## top_coldstorage
module top_coldstorage(
  input         clk,           
  input         rst_n,         
  output        led_fan,       
  output        led_hum,       
  input         sda_lcd_in,
  output        sda_lcd_oe,
  output        scl_lcd,
  input         rx,
  output        tx
);
==> flow/config.mk <==
export PLATFORM = sky130hd
export DESIGN_NAME = top_coldstorage
export DESIGN_NICKNAME = top_coldstorage
export VERILOG_FILES = /design/flow/design.v
export SDC_FILE = /design/flow/constraint.sdc
export NUM_CORES = 4
export LEC_CHECK = 0
export ABC_AREA = 1
export CAP_MARGIN = 20
export CELL_PAD_IN_SITES_DETAIL_PLACEMENT = 0
export CORE_ASPECT_RATIO = 1.24
export CORE_MARGIN = 2
export CORE_UTILIZATION = 40
export CTS_CLUSTER_DIAMETER = 181
export GPL_TIMING_DRIVEN = 1
export HOLD_SLACK_MARGIN = 0.05
export PLACE_DENSITY_LB_ADDON = 0.3
export SLEW_MARGIN = 40
==> flow/constraint.sdc <==
create_clock -name core_clock -period 5.69 [get_ports {clk}]
set_input_delay 1.1380 -clock core_clock [delete_from_list [all_inputs] [get_ports {clk}]]
set_output_delay 1.1380 -clock core_clock [all_outputs]
set_load 0.01 [all_outputs]
run.sh (not shown) runs the stock make flow with config.mk's settings and CLKGATE_MAP_FILE=.
==> next run, changes <==
- ABC_AREA: 1 -> 0
- PLACE_DENSITY_LB_ADDON: 0.3 -> default
- SETUP_SLACK_MARGIN: default -> 1.47
Sequential cell count stays the same.
Final area is higher slightly.
Power is lower by roughly a tenth.
Via count hardly moves.
==> next run, changes <==
- ABC_AREA: 0 -> default
- CELL_PAD_IN_SITES_DETAIL_PLACEMENT: 0 -> default
- CORE_ASPECT_RATIO: 1.24 -> default
- CTS_CLUSTER_DIAMETER: 181 -> default
- GPL_TIMING_DRIVEN: 1 -> default
- HOLD_SLACK_MARGIN: 0.05 -> default
- SETUP_SLACK_MARGIN: 1.47 -> default
- SLEW_MARGIN: 40 -> 20
- clock period: 5.69 -> 10.0 ns (I/O delays scaled with it)
=> The changed run completed with no timing, DRC or antenna violations; hold slack gains 0.012 ns; fmax drops by 18%; critical path depth drops by 3; first-iteration DRC count drops by 2.4%; setup slack gains 3.3 ns; combinational power drops by 44%; register-to-register slack gains 3.3 ns; utilization drops by 1.1 points.

---

Starting RTL as in the previous note.
Settings: LEC_CHECK=0, ABC_AREA=1, CAP_MARGIN=20, CORE_ASPECT_RATIO=0.89, CORE_MARGIN=2, CORE_UTILIZATION=72, CTS_CLUSTER_DIAMETER=216, GPL_ROUTABILITY_DRIVEN=0, GPL_TIMING_DRIVEN=1, PLACE_DENSITY=0.38, SLEW_MARGIN=20; clock period 3.02 ns.
The baseline ran to the end with violations: negative setup slack.
Then changed:
Settings changed: CORE_ASPECT_RATIO 0.89 to 0.73, CORE_UTILIZATION 72 to 68, PLACE_DENSITY 0.38 to 0.57, SETUP_SLACK_MARGIN from default to 1.06.
Clock period 3.02 ns to 4.16 ns, I/O delays scaled along.
After rerunning:
- This time the run produced a clean layout
- area after synthesis does not change
- total power went down by 29%
- worst setup slack improves by 1400 ps
- register-to-register slack is better by 1400 ps
- via count shrinks by 7.8%
- count of clock-buffer cells in the layout falls by 13
Then changed:
Settings changed: ABC_AREA 1 to default, CORE_ASPECT_RATIO 0.73 to default, CORE_UTILIZATION 68 to 24, CTS_CLUSTER_DIAMETER 216 to default, GPL_ROUTABILITY_DRIVEN 0 to default, GPL_TIMING_DRIVEN 1 to default, PLACE_DENSITY 0.57 to default, SETUP_SLACK_MARGIN 1.06 to default.
Clock period 4.16 ns to 11.1 ns, I/O delays scaled along.
Outcome: Total power is lower by 65%; worst setup slack gains 5200 ps; global-route usage is lower by 21 points; count of clock-buffer cells in the layout is higher by 13; non-clock buffer count is lower by 130; hold slack gains 300 ps; sequential power is lower by 66%; die size is higher to 2.8 times its value; first-iteration DRC count is lower by 35%.

---

top_coldstorage again, from the RTL that the note above started with.
clock: 10.0 ns
lec_check: 0
abc_area: 1
cap_margin: 20
cell_pad_in_sites_detail_placement: 0
core_aspect_ratio: 1.24
core_margin: 2
core_utilization: 40
cts_cluster_diameter: 181
gpl_timing_driven: 0
place_density_lb_addon: 0.22
setup_slack_margin: 1.47
slew_margin: 30
The baseline completed with no timing, DRC or antenna violations.
==> next run, changes <==
Settings changed: ABC_AREA 1 to default, CELL_PAD_IN_SITES_DETAIL_PLACEMENT 0 to default, CORE_ASPECT_RATIO 1.24 to default, CORE_UTILIZATION 40 to 53, CTS_CLUSTER_DIAMETER 181 to default, GPL_TIMING_DRIVEN 0 to default, PLACE_DENSITY_LB_ADDON 0.22 to default, SETUP_SLACK_MARGIN 1.47 to default, SLEW_MARGIN 30 to 20.
Clock period 10.0 ns to 5.41 ns, I/O delays scaled along.
The changed run ran to the end with no violations.
Routed wire length climbs slightly.
Worst setup slack degrades by 5000 ps.
Final cell count fell by about a fifth.
Total power is higher by well over a third.
Cell area decreases slightly.
Global-route usage increases by 6.0 points.
Synthesized area goes up slightly.
Synthesized cell count decreases by roughly a tenth.
Die size shrinks by a quarter to a third.
==> next run, changes <==
Settings changed: CORE_UTILIZATION 53 to 72, CTS_CLUSTER_DIAMETER from default to 26, PLACE_DENSITY from default to 0.35, SETUP_SLACK_MARGIN from default to 1.09.
Clock period 5.41 ns to 4.44 ns, I/O delays scaled along.
What happened:
- The new run completed with no timing, DRC or antenna violations
- non-clock buffer count came out higher by 64
- worst hold slack is worse by 320 ps
- routed wire length came out higher by 27%
- die area came out lower by 26%
- global-route usage came out higher by 17 points
- synthesized cell count does not change
- area after synthesis is unchanged
- final area came out higher by 11%
- critical path depth came out lower by 2
- first-iteration DRC count came out higher by 75%
- worst setup slack is worse by 210 ps
==> next run, changes <==
Settings changed: CORE_UTILIZATION 72 to 70, CTS_CLUSTER_DIAMETER 26 to default, PLACE_DENSITY 0.35 to default, SETUP_SLACK_MARGIN 1.09 to default.
Clock period 4.44 ns to 6.72 ns, I/O delays scaled along.
Register-to-register slack gains 1100 ps.
Final cell count goes down by about 5%.
Critical path depth goes up by 1.
Utilization goes down by 12 points.
Die size goes up by 2.8%.
Via count goes down by 12%.
Total power goes down by 54%.
Sequential share of layout area goes up by 4.9 points.
Power and IR drop assume default switching activity.
